Design top, start of the top module:
module top (
  input  logic        clk,
  input  logic        rst_n,
  input  logic [15:0] setpoint,
  input  logic [15:0] feedback,
  input  logic [15:0] Kp,
  input  logic [15:0] Ki,
  input  logic [15:0] Kd,
  input  logic [15:0] clk_prescaler,
  output logic [15:0] control_signal
);
  pid_controller u_dut (
    .clk(clk),
    .rst_n(rst_n),
    .setpoint(setpoint),
    .feedback(feedback),
    .Kp(Kp),
    .Ki(Ki),
    .Kd(Kd),
    .clk_prescaler(clk_prescaler),
    .control_signal(control_signal)
  );
endmodule
Size: about 1900 cells after synthesis, ~65 flip-flops, roughly 110 I/O pins, roughly 0.017 mm2 of cells after synthesis.
Settings: LEC_CHECK=0, ABC_AREA=0, CAP_MARGIN=30, CORE_ASPECT_RATIO=2.0, CORE_MARGIN=2, CORE_UTILIZATION=41, CTS_CLUSTER_DIAMETER=339, CTS_CLUSTER_SIZE=41, MIN_ROUTING_LAYER=met1, PLACE_DENSITY=0.53, SETUP_SLACK_MARGIN=0.77, SLEW_MARGIN=20; clock period 19.9 ns.
run.sh (not shown) runs the stock make flow with config.mk's settings and CLKGATE_MAP_FILE=.
Change:
Settings changed: ABC_AREA 0 to not set, CAP_MARGIN 30 to 20, CORE_ASPECT_RATIO 2.0 to not set, CORE_UTILIZATION 41 to 72, CTS_CLUSTER_DIAMETER 339 to not set, CTS_CLUSTER_SIZE 41 to not set, MIN_ROUTING_LAYER met1 to not set, PLACE_DENSITY 0.53 to not set, PLACE_DENSITY_LB_ADDON set to 0.25, SETUP_SLACK_MARGIN 0.77 to 2.3.
Clock period 19.9 ns to 12.6 ns, I/O delays scaled along.
Effect: Cell count is lower by 7.2%. Clock-buffer cell count is higher by 2. Critical path depth is higher by 1. Routed wire length stays flat. Via count is higher by 9.0%. Synthesized cell count does not change.
Change:
Settings changed: CORE_UTILIZATION 72 to 13, PLACE_DENSITY_LB_ADDON 0.25 to not set, SETUP_SLACK_MARGIN 2.3 to not set.
Clock period 12.6 ns to 13.6 ns, I/O delays scaled along.
- routed wire length climbs by about 5%
- area after synthesis does not change
- global-route usage drops by 30 points
- design area climbs by 5.4%
Change:
Settings changed: ABC_AREA set to 0, CAP_MARGIN 20 to 10, CELL_PAD_IN_SITES_DETAIL_PLACEMENT set to 2, CORE_ASPECT_RATIO set to 0.73, CORE_MARGIN 2 to 7, CORE_UTILIZATION 13 to 48, CTS_CLUSTER_SIZE set to 82, GPL_ROUTABILITY_DRIVEN set to 0, GPL_TIMING_DRIVEN set to 0, MAX_ROUTING_LAYER set to met4, MIN_ROUTING_LAYER set to met2.
Result:
- Now the flow ended with an error in 4_1_cts on DPL-0033
- synthesized cell count does not change
- die size drops by 69%
- synthesized area is unchanged
Change:
Settings changed: ABC_AREA 0 to not set, CAP_MARGIN 10 to 20, CELL_PAD_IN_SITES_DETAIL_PLACEMENT 2 to not set, CORE_ASPECT_RATIO 0.73 to not set, CORE_MARGIN 7 to 2, CORE_UTILIZATION 48 to 40, CTS_CLUSTER_SIZE 82 to not set, GPL_ROUTABILITY_DRIVEN 0 to not set, GPL_TIMING_DRIVEN 0 to not set, MAX_ROUTING_LAYER met4 to not set, MIN_ROUTING_LAYER met2 to not set.
Clock period 13.6 ns to 12.2 ns, I/O delays scaled along.
=> This time the run finished clean. Synthesized area does not change. Synthesized cell count stays the same. Die size rose by 7.8%.
Change:
Settings changed: CORE_UTILIZATION 40 to 61, CTS_CLUSTER_SIZE set to 100.
Clock period 12.2 ns to 13.6 ns, I/O delays scaled along.
The changed run produced a clean layout.
Via count came out lower by about 0.5%.
Worst setup slack improves by 360 ps.
Global-route usage came out higher by 8.6 points.
Final area came out lower by about 4%.
Routed wire length came out lower by 7.4%.
Die area came out lower by 34%.
Clock-buffer cell count stays the same.
Flip-flop count is unchanged.

* * *

Starting RTL as in the previous note.
clock: 6.75 ns
lec_check: 0
cap_margin: 20
core_margin: 2
core_utilization: 72
cts_cluster_size: 80
hold_slack_margin: -0.09
place_density_lb_addon: 0.03
setup_slack_margin: 1.97
slew_margin: 20
tns_end_percent: 5
The baseline completed and failed the layout checks on setup timing.
Change:
CELL_PAD_IN_SITES_DETAIL_PLACEMENT = 0   (was default)
CELL_PAD_IN_SITES_GLOBAL_PLACEMENT = 0   (was default)
CTS_CLUSTER_DIAMETER = 29   (was default)
CTS_CLUSTER_SIZE = 37   (was 80)
GPL_ROUTABILITY_DRIVEN = 1   (was default)
HOLD_SLACK_MARGIN = default   (was -0.09)
MIN_ROUTING_LAYER = met1   (was default)
PLACE_DENSITY_LB_ADDON = 0.16   (was 0.03)
SLEW_MARGIN = 10   (was 20)
=> The new run finished but failed the layout checks on setup timing; clock-buffer cell count went down by 1; cell area increases by 0.61%; area after synthesis is unchanged.
Change:
CELL_PAD_IN_SITES_DETAIL_PLACEMENT = default   (was 0)
CELL_PAD_IN_SITES_GLOBAL_PLACEMENT = default   (was 0)
CTS_CLUSTER_DIAMETER = 90   (was 29)
CTS_CLUSTER_SIZE = default   (was 37)
GPL_ROUTABILITY_DRIVEN = default   (was 1)
MIN_ROUTING_LAYER = default   (was met1)
PLACE_DENSITY_LB_ADDON = 0.27   (was 0.16)
SETUP_SLACK_MARGIN = default   (was 1.97)
SLEW_MARGIN = 20   (was 10)
clock period = 9.91 ns   (was 6.75 ns; I/O delays follow)
The new run finished with setup timing left.
Cell count decreases by 3.7%.
Non-clock buffer count decreases by 91.
Clock skew increases by 6.6 ps.
Sequential share of layout area increases by 0.36 points.
Setup slack is better by 2700 ps.
Change:
CORE_UTILIZATION = 59   (was 72)
CTS_CLUSTER_DIAMETER = default   (was 90)
PLACE_DENSITY_LB_ADDON = default   (was 0.27)
TNS_END_PERCENT = default   (was 5)
clock period = 12.2 ns   (was 9.91 ns; I/O delays follow)
- Now the flow passed the timing, design-rule and antenna checks
- critical path depth goes down by 2
- cell count hardly moves
- global-route usage goes down by 13 points
- final area goes down by 3.7%
- area after synthesis does not change
- worst hold slack is about the same
- setup slack gets better by 1600 ps
- wire length goes down by 20%
- die size goes up by 21%
- via count goes down by about 12%
- core utilization goes down by 19 points
